## TL_UART
module TL_UART #(
    parameter [15:0] C_DEFAULT_BAUD_RATE = 16'd868,
    parameter C_DEFAULT_TX_ON = 1,
    parameter C_DEFAULT_RX_ON = 1,
    parameter C_TILELINK_ID_WIDTH = 1
) (
    input  wire                           uart_clock_i,
    input  wire                           uart_reset_i,
    input  wire [                    2:0] uart_a_opcode,
    input  wire [                    2:0] uart_a_param,
    input  wire [                    2:0] uart_a_size,
    input  wire [C_TILELINK_ID_WIDTH-1:0] uart_a_source,
    input  wire [                   11:0] uart_a_address,
    input  wire [                    3:0] uart_a_mask,
    input  wire [                   31:0] uart_a_data,
    input  wire                           uart_a_corrupt,
    input  wire                           uart_a_valid,
    output wire                           uart_a_ready,
    output wire [                    2:0] uart_d_opcode,
    output wire [                    1:0] uart_d_param,
    output wire [                    2:0] uart_d_size,
    output wire [C_TILELINK_ID_WIDTH-1:0] uart_d_source,
    output wire                           uart_d_denied,
    output wire [                   31:0] uart_d_data,
    output wire                           uart_d_corrupt,
    output wire                           uart_d_valid,
    input  wire                           uart_d_ready,
    input  wire                           UART_RX,
    output wire                           UART_TX,
    output wire                           UART_RX_IRQ,
    output wire                           UART_TX_IRQ
);
clock: 7.54 ns
lec_check: 0
cap_margin: 20
core_margin: 2
core_utilization: 65
cts_cluster_diameter: 240
place_density: 0.6
slew_margin: 20
run.sh (not shown) runs the stock make flow with config.mk's settings and CLKGATE_MAP_FILE=.
The first run finished clean.
==> next run, changes <==
Settings changed: CORE_UTILIZATION 65 to 40, CTS_CLUSTER_DIAMETER 240 to unset, SETUP_SLACK_MARGIN set to -0.3.
Clock period 7.54 ns to 4.73 ns, I/O delays scaled along.
=> Combinational power is higher by well over a third; first-iteration DRC count shrinks by about a fifth; power climbs by well over a third; via count rose slightly.

* * *

## juniper
TL_UART again, from the RTL that the note above started with.
// TL_UART
module TL_UART #(
    parameter [15:0] C_DEFAULT_BAUD_RATE = 16'd868,
    parameter C_DEFAULT_TX_ON = 1,
    parameter C_DEFAULT_RX_ON = 1,
    parameter C_TILELINK_ID_WIDTH = 1
) (
    input  wire                           uart_clock_i,
    input  wire                           uart_reset_i,
    input  wire [                    2:0] uart_a_opcode,
    input  wire [                    2:0] uart_a_param,
    input  wire [                    2:0] uart_a_size,
    input  wire [C_TILELINK_ID_WIDTH-1:0] uart_a_source,
    input  wire [                   11:0] uart_a_address,
    input  wire [                    3:0] uart_a_mask,
    input  wire [                   31:0] uart_a_data,
    input  wire                           uart_a_corrupt,
    input  wire                           uart_a_valid,
    output wire                           uart_a_ready,
    output wire [                    2:0] uart_d_opcode,
    output wire [                    1:0] uart_d_param,
    output wire [                    2:0] uart_d_size,
    output wire [C_TILELINK_ID_WIDTH-1:0] uart_d_source,
    output wire                           uart_d_denied,
    output wire [                   31:0] uart_d_data,
    output wire                           uart_d_corrupt,
    output wire                           uart_d_valid,
    input  wire                           uart_d_ready,
    input  wire                           UART_RX,
    output wire                           UART_TX,
    output wire                           UART_RX_IRQ,
    output wire                           UART_TX_IRQ
);
clock: 2.75 ns
lec_check: 0
cap_margin: 20
core_margin: 2
core_utilization: 72
place_density_lb_addon: 0.01
setup_slack_margin: 0.6
slew_margin: 20
Final checks on juniper, whose flow otherwise completed, came back failing, citing negative setup slack.
### juniper -> amber
Settings: a deleted SETUP_SLACK_MARGIN that had been 0.6; a deleted PLACE_DENSITY_LB_ADDON that had been 0.01; a change of CORE_UTILIZATION from 72 to 40; an added PLACE_DENSITY of 0.6; a change of the clock period (ns, I/O delays scaled along) from 2.75 to 8.0.
## What came out
- amber has completed all stages; timing, DRC and antenna checks passed.
- Taking amber as 1.0, juniper lands at 1.08 on final cell area excluding filler cells.
- amber: total routing resource utilization after global routing lower than juniper
- Looking at horizontal extent of the die, amber sits 69 um above juniper.
- The run showing the smaller number of placed instances, taps included is juniper.
- Per the comparison of amber with juniper, tally of non-filler cells in the final layout grew by 7.8%; accumulated negative setup slack saw an increase; fraction of power consumed by the clock network picked up an extra 1.5 points.
- amber against juniper: via count fell about 24%; power share of the sequential group rose 0.5 points; part of the cycle the worst path needs fell 54 points.
- Compared with juniper, amber is more frugal on power.
Modified inputs, cedar compared to amber
Settings: SETUP_SLACK_MARGIN now -0.26, previously not set; HOLD_SLACK_MARGIN now 0.1, previously not set; PLACE_DENSITY no longer set, was 0.6; GPL_ROUTABILITY_DRIVEN now 0, previously not set; CTS_CLUSTER_SIZE now 29, previously not set; GPL_TIMING_DRIVEN now 0, previously not set; MAX_ROUTING_LAYER now met4, previously not set; CORE_UTILIZATION now 37, was 40; ABC_AREA now 1, previously not set; CTS_CLUSTER_DIAMETER now 306, previously not set.
--- outcome ---
- Starting DRC count in detailed routing, cedar and amber: larger value in cedar
- Of cedar and amber, the run reporting the lower yosys stat chip area was amber.
- Distinct cell type count of the synthesized netlist, cedar and amber: larger value in amber

* * *

Setup of job 1043:
TL_UART again, from the RTL that the note above started with.
Settings: LEC_CHECK=0, CAP_MARGIN=15, CORE_ASPECT_RATIO=0.97, CORE_MARGIN=2, CORE_UTILIZATION=72, CTS_CLUSTER_SIZE=39, HOLD_SLACK_MARGIN=0.3, MAX_ROUTING_LAYER=met4, PLACE_DENSITY=0.65, SETUP_SLACK_MARGIN=-0.26, SLEW_MARGIN=20; clock period 2.67 ns.
No crash in job 1043: every stage finished, but the layout fails its final checks due to negative setup slack.
The following lists how job 9446 was set up differently from job 1043:
- HOLD_SLACK_MARGIN: 0.3 -> unset
- CTS_CLUSTER_SIZE: 39 -> unset
- CAP_MARGIN: 15 -> 20
- PLACE_DENSITY: 0.65 -> 0.37
- MAX_ROUTING_LAYER: met4 -> unset
- SETUP_SLACK_MARGIN: -0.26 -> 0.34
- CORE_ASPECT_RATIO: 0.97 -> unset
- the clock period (ns, I/O delays scaled along): 2.67 -> 2.63
No crash in job 9446: every stage finished, but the layout fails its final checks due to negative setup slack. Stage delay of the slowest cell on the critical path was higher in job 9446 than in job 1043. Run comparison: job 9446 start point of the critical path skdbf_inst.held_vld$_SDFFE_PP0P_; job 1043 start point of the critical path rx_fifo_inst.write_ptr[0]$_SDFFCE_PN0P_. Between job 9446 and job 1043, the placer's final routability congestion estimate is lower for job 9446. Job 9446 ended with more combined global-route utilization of all metal layers than job 1043. Post-route met1 wirelength ends up lower on job 1043. After detailed routing, job 1043 needs less wire than job 9446. Logic gate share of total power for job 9446: 1.4 points up relative to job 1043. Diff job 1043 -> job 9446: area used by sequential logic in the layout shows no meaningful change, hold slack fell 240 ps.
What job 6656 does differently from job 9446 at the input level:
- setting HOLD_SLACK_MARGIN to -0.1 for the first time
- changing SETUP_SLACK_MARGIN from 0.34 to -0.26
- changing CAP_MARGIN from 20 to 15
- setting CORE_ASPECT_RATIO to 0.97 for the first time
- changing PLACE_DENSITY from 0.37 to 0.65
- setting CTS_CLUSTER_SIZE to 39 for the first time
- setting MAX_ROUTING_LAYER to met4 for the first time
Arrival time at the worst endpoint: job 6656 lower than job 9446
Nothing crashed in job 6656 and all stages finished; the problem is that the final layout failed, the offending checks being negative setup slack.
When job 6656 is set beside job 9446, its area growth from synthesis to layout turns out to be 6.4 points smaller.
Job 9446 → job 6656: final routed wirelength across all metal layers lower, total power fell by 2.9%, proportion of power drawn by combinational gates lower.
For job 8455, these inputs were changed with respect to job 6656:
- a change of SETUP_SLACK_MARGIN from -0.26 to 0.67
- a change of CAP_MARGIN from 15 to 20
- a change of PLACE_DENSITY from 0.65 to 0.95
- a change of CORE_UTILIZATION from 72 to 70
- a deleted MAX_ROUTING_LAYER that had been met4
- an added CTS_CLUSTER_DIAMETER of 388
- a deleted CTS_CLUSTER_SIZE that had been 39
- a deleted HOLD_SLACK_MARGIN that had been -0.1
- a deleted CORE_ASPECT_RATIO that had been 0.97
==> comparison <==
As the logs show, job 8455 stopped at global routing (5_1_grt) after a tool error, so it never reached the end of the flow. Compared with job 6656, in job 8455 area inside the core boundary higher; deepest clock path buffer count roughly the same. There was hardly any difference in multiplexer fraction of the synthesized cell area between job 8455 and job 6656. Sort job 6656 and job 8455 by starting utilization of the core area, ascending, and job 8455 comes first. Comparing job 8455 against job 6656, there is no change at all in synthesized cell count. Taking job 6656 as the reference, in job 8455 die area increased about 2.8%, buffer count from post-CTS setup fixing increased 41. Min post-placement setup slack across job 6656 and job 8455: job 8455. Number of cells after detailed placement went down by a few percent going from job 6656 to job 8455.
Power and IR drop assume default switching activity.
